## divider
module divider (
    input div_clk, reset,
    input div,
    input div_signed,
    input [31:0] x, y,
    input use_mod,
    output [31:0] div_result,
    output div_ok
);
clock: 5.39 ns
lec_check: 0
cap_margin: 20
core_margin: 2
core_utilization: 65
max_routing_layer: met4
slew_margin: 20
run.sh (not shown) runs the stock make flow with config.mk's settings and CLKGATE_MAP_FILE=.
The baseline finished but failed the layout checks on negative setup slack.
Rerun with:
CORE_UTILIZATION = 40   (was 65)
MAX_ROUTING_LAYER = default   (was met4)
clock period = 8.0 ns   (was 5.39 ns; I/O delays follow)
=> The new run completed with no timing, DRC or antenna violations; synthesized area is unchanged; flip-flop count stays the same; setup slack improved by 1500 ps; clock skew shrinks by 24 ps.
Rerun with:
CELL_PAD_IN_SITES_DETAIL_PLACEMENT = 0   (was default)
CORE_UTILIZATION = 65   (was 40)
GPL_ROUTABILITY_DRIVEN = 1   (was default)
GPL_TIMING_DRIVEN = 1   (was default)
HOLD_SLACK_MARGIN = 0.29   (was default)
clock period = 5.16 ns   (was 8.0 ns; I/O delays follow)
With this change the flow completed and failed the layout checks on negative setup slack.
Design area rose by 3.6%.
Synthesized area stays the same.
Critical path depth rose by 4.
Sequential power rose by 46%.
Total power rose by 59%.
Synthesized cell count does not change.
Die area fell by 38%.
Non-clock buffer count rose by 188.
Via count rose by 8.8%.
Worst setup slack got worse by 1600 ps.
Routed wire length fell by 1.2%.
Rerun with:
ABC_AREA = 1   (was default)
CAP_MARGIN = 0   (was 20)
CELL_PAD_IN_SITES_DETAIL_PLACEMENT = default   (was 0)
CORE_ASPECT_RATIO = 0.7   (was default)
CORE_UTILIZATION = 72   (was 65)
CTS_CLUSTER_DIAMETER = 387   (was default)
CTS_CLUSTER_SIZE = 12   (was default)
GPL_ROUTABILITY_DRIVEN = default   (was 1)
GPL_TIMING_DRIVEN = default   (was 1)
HOLD_SLACK_MARGIN = 0.3   (was 0.29)
PLACE_DENSITY = 0.42   (was default)
SETUP_SLACK_MARGIN = -0.16   (was default)
TNS_END_PERCENT = 10   (was default)
clock period = 3.59 ns   (was 5.16 ns; I/O delays follow)
With this change the flow aborted during global routing (5_1_grt).
Die area fell by 7.5%.
Synthesized area rose by about 2.2%.
Synthesized cell count rose by about 27%.
Rerun with:
ABC_AREA = default   (was 1)
CAP_MARGIN = 20   (was 0)
CORE_ASPECT_RATIO = default   (was 0.7)
CORE_UTILIZATION = 40   (was 72)
CTS_CLUSTER_DIAMETER = default   (was 387)
CTS_CLUSTER_SIZE = default   (was 12)
HOLD_SLACK_MARGIN = default   (was 0.3)
PLACE_DENSITY = default   (was 0.42)
SETUP_SLACK_MARGIN = default   (was -0.16)
TNS_END_PERCENT = default   (was 10)
clock period = 6.73 ns   (was 3.59 ns; I/O delays follow)
This time the run completed without violations.
Die size went up by 74%.
Synthesized cell count decreases by about 21%.
Synthesized area fell by about 2.2%.
Rerun with:
CORE_UTILIZATION = 66   (was 40)
CTS_CLUSTER_DIAMETER = 249   (was default)
CTS_CLUSTER_SIZE = 40   (was default)
SETUP_SLACK_MARGIN = -0.31   (was default)
clock period = 3.97 ns   (was 6.73 ns; I/O delays follow)
After rerunning: With this change the flow aborted during global routing (5_1_grt); synthesized cell count is unchanged; die size falls by well over a third; area after synthesis does not change.

The RTL this note starts from:
==> flow/design.v <==
module divider (
    input div_clk, reset,
    input div,
    input div_signed,
    input [31:0] x, y,
    input use_mod,
    output [31:0] div_result,
    output div_ok
);
    wire [31:0] s;
    wire [31:0] r;
    wire complete;
    wire div0_err;
    assign div_result = use_mod ? r : s;
    assign div_ok = complete || !div;
    srt_divider my_srt(
        .srt_clk(div_clk),
        .reset(reset),
        .div(div),
        .div_signed(div_signed),
        .dividend(x), .divisor(y), .Q(s), .rem(r),
        .complete(complete),
        .div_zero_err(div0_err)
    );
endmodule
module srt_divider (
    input srt_clk,
    input div,
    input reset,
    input div_signed,
    input [31:0] dividend,
    input [31:0] divisor,
    output reg complete,
    output reg div_zero_err,
    output reg [31:0] Q,
    output reg [31:0] rem
);
    reg [1:0] status;
    localparam WAITING   = 2'b00;
    localparam NORMALIZE = 2'b01;
    localparam DIVIDING  = 2'b10;
    localparam FINISHED  = 2'b11;
    reg [32:0] S; 
    reg [32:0] D, mD;
    wire [32:0] SpD  = S + D;
    wire [32:0] SpmD = S + mD;
    reg [5:0] counter, rounds, shifter;
    wire Q_is_neg, S_is_neg, D_is_neg, R_is_neg;
    assign Q_is_neg = div_signed & (dividend[31] ^ divisor[31]);
    assign S_is_neg = div_signed & dividend[31];
    assign D_is_neg = div_signed & divisor[31];
    assign R_is_neg = S_is_neg;
    reg q_sign, rem_sign;
    wire [5:0] s_zero, s_one, d_zero;
    wire [5:0] delta_zero = d_zero - s_zero;
    leading0_detector div_s0(
        .data(S[31:0]),
        .zero_count(s_zero)
    );
    leading0_detector norm_d(
        .data({D[31] | D[32], D[30:0]}),
        .zero_count(d_zero)
    );
    wire [31:0] ulp = {31'd0, S[32]};
    reg [31:0] posQ, negQ;  
    always @(posedge srt_clk) begin
        if(reset | complete) begin
            complete <= 1'b0;
            status <= WAITING;
            S  <= 33'd0;
            D  <= 33'd0;
            mD <= 33'd0;
            q_sign  <= 1'b0;
            rem_sign<= 1'b0;
            counter <= 6'd0;
            rounds  <= 6'd0;
            div_zero_err <= 1'b0;
            posQ <= 32'd0;
            negQ <= 32'd0;
        end else if(div) begin
            case(status)
                WAITING: begin 
                    status <= NORMALIZE;
                    S <= S_is_neg ? {1'b0, -dividend} : {1'b0, dividend};
                    D <= D_is_neg ? {1'b0, -divisor } : {1'b0,  divisor};
                    q_sign   <= Q_is_neg;
                    rem_sign <= R_is_neg;
                    complete <= 1'b0;
                    posQ <= 32'd0;
                    negQ <= 32'd0;
                    counter <= 6'd0;
                    rounds  <= 6'd0;
                    div_zero_err <= 1'b0;
                end
                NORMALIZE: begin
                    if(d_zero == 6'd32) begin: divide_zero_error
                        div_zero_err <= 1'b1;
                        complete <= 1'b1;
                        status <= WAITING;
                    end else if (delta_zero[5]) begin
                        complete <= 1'b1;
                        status <= WAITING;
                        rem <= dividend;
                        Q <= 32'd0;
                    end begin
                        S  <=  S   << s_zero;
                        D  <=  D   << d_zero;
                        mD <= (-D) << d_zero;
                        posQ    <= 32'd0;
                        negQ    <= 32'd0;
                        shifter <= s_zero;
                        counter <= 6'd0;
                        rounds  <= delta_zero;
                        status  <= DIVIDING;
                    end
                end
                DIVIDING: begin
                    if(counter == rounds) begin
                        case(S[32:31])
                            2'b11: begin
                                posQ <= {posQ[30:0], 1'b0};
                                negQ <= {negQ[30:0], 1'b0};
                            end
                            2'b00: begin
                                posQ <= {posQ[30:0], 1'b0};
                                negQ <= {negQ[30:0], 1'b0};
                            end
                            2'b01: begin: q_1_last
                                S    <= SpmD;
                                posQ <= {posQ[30:0], 1'b1};
                                negQ <= {negQ[30:0], 1'b0};
                            end
                            2'b10: begin: q_m1_last
                                S    <= SpD;
                                posQ <= {posQ[30:0], 1'b0};
                                negQ <= {negQ[30:0], 1'b1};
                            end
                        endcase
                        status <= FINISHED;
                    end else begin
                        counter <= counter + 6'd1;
                        case(S[32:31])
                            2'b11: begin
                                S    <= {S[31:0],    1'b0};
                                posQ <= {posQ[30:0], 1'b0};
                                negQ <= {negQ[30:0], 1'b0};
                            end
                            2'b00: begin
                                S    <= {S[31:0],    1'b0};
                                posQ <= {posQ[30:0], 1'b0};
                                negQ <= {negQ[30:0], 1'b0};
                            end
                            2'b01: begin: q_1
                                S    <= {SpmD[31:0], 1'b0};
                                posQ <= {posQ[30:0], 1'b1};
                                negQ <= {negQ[30:0], 1'b0};
                            end
                            2'b10: begin: q_m1
                                S    <= {SpD[31:0] , 1'b0};
                                posQ <= {posQ[30:0], 1'b0};
                                negQ <= {negQ[30
                                :0], 1'b1};
                            end
                        endcase
                    end
                end
                FINISHED: begin
                    complete <= 1'b1;
                    rem <= rem_sign ? -((S[32] ? (S+D) : S) >> (rounds + shifter)) : ((S[32] ? (S+D) : S) >> (rounds + shifter));
                    Q <= q_sign ? (negQ - posQ + ulp) : (posQ - negQ - ulp);
                    S <= {1'b0, dividend};
                    D <= {1'b0, divisor };
                    mD <= 33'd0;
                    status <= WAITING;
                end
            endcase
        end
    end
endmodule
module leading0_detector(
    input [31:0] data,
    output reg [5:0] zero_count
);
    wire [31:0] x;
    assign x = data;
    always @* begin
    case(x[31:16])
        16'd0: begin  
            case(x[15:8]) 
                8'd0: begin  
                    case(x[7:4])
                        4'd0: begin  
                            case(x[3:2])
                            2'b00: begin  
                                if(x[1] == 1'b1) zero_count = 6'd30;
                                else if(x[0] == 1'b1) zero_count = 6'd31;
                                else zero_count = 6'd32;
                            end
                            default: begin  
                                if(x[3] == 1'b1) zero_count = 6'd28;
                                else zero_count = 6'd29;
                            end
                            endcase
                        end
                        default: begin  
                            case(x[7:6])
                            2'b00: begin  
                                if(x[5] == 1'b1) zero_count = 6'd26;
                                else zero_count = 6'd27;
                            end
                            default:begin  
                                if(x[7] == 1'b1) zero_count = 6'd24;
                                else zero_count = 6'd25;
                            end
                            endcase
                        end
                    endcase
                end
                default: begin  
                    case(x[15:12])
                        4'd0: begin  
                            case(x[11:10])
                            2'b00: begin  
                                if(x[9] == 1'b1) zero_count = 6'd22;
                                else zero_count = 6'd23;
                            end
                            default:begin  
                                if(x[11] == 1'b1) zero_count = 6'd20;
                                else zero_count = 6'd21;
                            end
                            endcase
                        end
                        default: begin 
                            case(x[15:14])
                            2'b00: begin  
                                if(x[13] == 1'b1) zero_count = 6'd18;
                                else zero_count = 6'd19;
                            end
                            default:begin  
                                if(x[15] == 1'b1) zero_count = 6'd16;
                                else zero_count = 6'd17;
                            end
                            endcase
                        end
                    endcase
                end
            endcase
        end
        default: begin  
            case(x[31:24])
                8'd0: begin  
                    case(x[23:20])
                        4'd0: begin  
                            case(x[19:18])
                            2'b00: begin  
                                if(x[17] == 1'b1) zero_count = 6'd14;
                                else zero_count = 6'd15;
                            end
                            default: begin  
                                if(x[19] == 1'b1) zero_count = 6'd12;
                                else zero_count = 6'd13;
                            end
                            endcase
                        end
                        default: begin 
                            case(x[23:22])
                            2'b00: begin  
                                if(x[21] == 1'b1) zero_count = 6'd10;
                                else zero_count = 6'd11;
                            end
                            default:begin  
                                if(x[23] == 1'b1) zero_count = 6'd8;
                                else zero_count = 6'd9;
                            end
                            endcase
                        end
                    endcase
                end
                default: begin  
                    case(x[31:28])
                        4'd0: begin 
                            case(x[27:26])
                            2'b00: begin  
                                if(x[25] == 1'b1) zero_count = 6'd6;
                                else zero_count = 6'd7;
                            end
                            default:begin  
                                if(x[27] == 1'b1) zero_count = 6'd4;
                                else zero_count = 6'd5;
                            end
                            endcase
                        end
                        default: begin 
                            case(x[31:30])
                            2'b00: begin  
                                if(x[29] == 1'b1) zero_count = 6'd2;
                                else zero_count = 6'd3;
                            end
                            default:begin  
                                if(x[31] == 1'b1) zero_count = 6'd0;
                                else zero_count = 6'd1;
                            end
                            endcase
                        end
                    endcase
                end
            endcase
        end
    endcase
    end
endmodule
export LEC_CHECK = 0
export CAP_MARGIN = 20
export CELL_PAD_IN_SITES_DETAIL_PLACEMENT = 0
export CORE_MARGIN = 2
export CORE_UTILIZATION = 55
export GPL_ROUTABILITY_DRIVEN = 1
export GPL_TIMING_DRIVEN = 1
export HOLD_SLACK_MARGIN = 0.29
export SLEW_MARGIN = 20
create_clock -name core_clock -period 2.97 [get_ports {div_clk}]
The baseline did not get past global routing (5_1_grt).
Then changed:
--- a/flow/config.mk
+++ b/flow/config.mk
@@ -10,3 +10,4 @@
 export CORE_MARGIN = 2
-export CORE_UTILIZATION = 55
+export CORE_UTILIZATION = 68
+export CTS_CLUSTER_SIZE = 36
 export GPL_ROUTABILITY_DRIVEN = 1
@@ -14,2 +15,3 @@
 export HOLD_SLACK_MARGIN = 0.29
+export SETUP_SLACK_MARGIN = 0.76
 export SLEW_MARGIN = 20
==> flow/constraint.sdc (replaced) <==
create_clock -name core_clock -period 5.16 [get_ports {div_clk}]
set_input_delay 1.0320 -clock core_clock [delete_from_list [all_inputs] [get_ports {div_clk}]]
set_output_delay 1.0320 -clock core_clock [all_outputs]
set_load 0.01 [all_outputs]
The new run stopped in global routing (5_1_grt) with GRT-0232; die area shrinks by 19%; synthesized area does not change; synthesized cell count stays the same.
Then changed:
==> flow/config.mk (replaced) <==
export PLATFORM = sky130hd
export DESIGN_NAME = divider
export DESIGN_NICKNAME = divider
export VERILOG_FILES = /design/flow/design.v
export SDC_FILE = /design/flow/constraint.sdc
export NUM_CORES = 4
export LEC_CHECK = 0
export CAP_MARGIN = 20
export CORE_MARGIN = 2
export CORE_UTILIZATION = 40
export CTS_CLUSTER_DIAMETER = 372
export GPL_ROUTABILITY_DRIVEN = 0
export MAX_ROUTING_LAYER = met4
export SETUP_SLACK_MARGIN = 0.52
export SLEW_MARGIN = 35
==> flow/constraint.sdc (replaced) <==
create_clock -name core_clock -period 8.0 [get_ports {div_clk}]
set_input_delay 1.6000 -clock core_clock [delete_from_list [all_inputs] [get_ports {div_clk}]]
set_output_delay 1.6000 -clock core_clock [all_outputs]
set_load 0.01 [all_outputs]
After rerunning: Now the flow finished clean. Synthesized cell count stays the same. Synthesized area is unchanged. Die size increases by well over a third.

Starts from the design.v that is shown in full above.
make LEC_CHECK=0 CAP_MARGIN=20 CELL_PAD_IN_SITES_DETAIL_PLACEMENT=0 CELL_PAD_IN_SITES_GLOBAL_PLACEMENT=2 CORE_ASPECT_RATIO=1.96 CORE_MARGIN=10 CORE_UTILIZATION=39 CTS_CLUSTER_SIZE=54 GPL_ROUTABILITY_DRIVEN=0 GPL_TIMING_DRIVEN=0 HOLD_SLACK_MARGIN=0.29 PLACE_DENSITY_LB_ADDON=0.24 SETUP_SLACK_MARGIN=0.04 SLEW_MARGIN=10 TNS_END_PERCENT=45 finish   # period 3.7 ns
The first run aborted during global routing (5_1_grt) on GRT-0116.
Rerun with:
==> flow/config.mk (replaced) <==
export PLATFORM = sky130hd
export DESIGN_NAME = divider
export DESIGN_NICKNAME = divider
export VERILOG_FILES = /design/flow/design.v
export SDC_FILE = /design/flow/constraint.sdc
export NUM_CORES = 4
export LEC_CHECK = 0
export CAP_MARGIN = 20
export CORE_MARGIN = 2
export CORE_UTILIZATION = 68
export CTS_CLUSTER_SIZE = 32
export SETUP_SLACK_MARGIN = -0.36
export SLEW_MARGIN = 20
==> flow/constraint.sdc (replaced) <==
create_clock -name core_clock -period 5.46 [get_ports {div_clk}]
set_input_delay 1.0920 -clock core_clock [delete_from_list [all_inputs] [get_ports {div_clk}]]
set_output_delay 1.0920 -clock core_clock [all_outputs]
set_load 0.01 [all_outputs]
Result: With this change the flow completed, yet does not pass: negative setup slack; die size fell by 49%; synthesized cell count stays the same; synthesized area does not change.
Rerun with:
--- a/flow/config.mk
+++ b/flow/config.mk
@@ -6,8 +6,10 @@
 export NUM_CORES = 4
 export LEC_CHECK = 0
+export ABC_AREA = 1
 export CAP_MARGIN = 20
 export CORE_MARGIN = 2
-export CORE_UTILIZATION = 68
-export CTS_CLUSTER_SIZE = 32
-export SETUP_SLACK_MARGIN = -0.36
+export CORE_UTILIZATION = 72
+export CTS_CLUSTER_DIAMETER = 387
+export CTS_CLUSTER_SIZE = 97
+export SETUP_SLACK_MARGIN = -0.31
 export SLEW_MARGIN = 20
==> flow/constraint.sdc (replaced) <==
create_clock -name core_clock -period 3.59 [get_ports {div_clk}]
set_input_delay 0.7180 -clock core_clock [delete_from_list [all_inputs] [get_ports {div_clk}]]
set_output_delay 0.7180 -clock core_clock [all_outputs]
set_load 0.01 [all_outputs]
The changed run aborted during global routing (5_1_grt).
Synthesized cell count is higher by 27%.
Synthesized area goes up by 2.2%.
Die size fell by 3.4%.

== v6 ==
Starts from the design.v that is shown in full above.
export LEC_CHECK = 0
export CAP_MARGIN = 20
export CORE_MARGIN = 2
export CORE_UTILIZATION = 40
export SETUP_SLACK_MARGIN = 0.14
export SLEW_MARGIN = 20
create_clock -name core_clock -period 6.73 [get_ports {div_clk}]
[inputs] v7 vs v6
- setting CTS_CLUSTER_SIZE to 97 for the first time
- removing SETUP_SLACK_MARGIN (formerly 0.14)
- changing CORE_UTILIZATION from 40 to 62
- setting CTS_CLUSTER_DIAMETER to 387 for the first time
- changing the clock period (ns, I/O delays scaled along) from 6.73 to 3.59
## What came out
- Stage in which a tool error killed v7: global routing.
- Comparing v6 against v7, there is no change at all in number of enable flip-flop cells.
- Going from v6 to v7, number of resized instances in the post-cts repair step climbed 335; weighted congestion at the end of routability-driven global placement climbed 18%.
Power figures rest on the tool's default switching activity, not on a simulated workload.
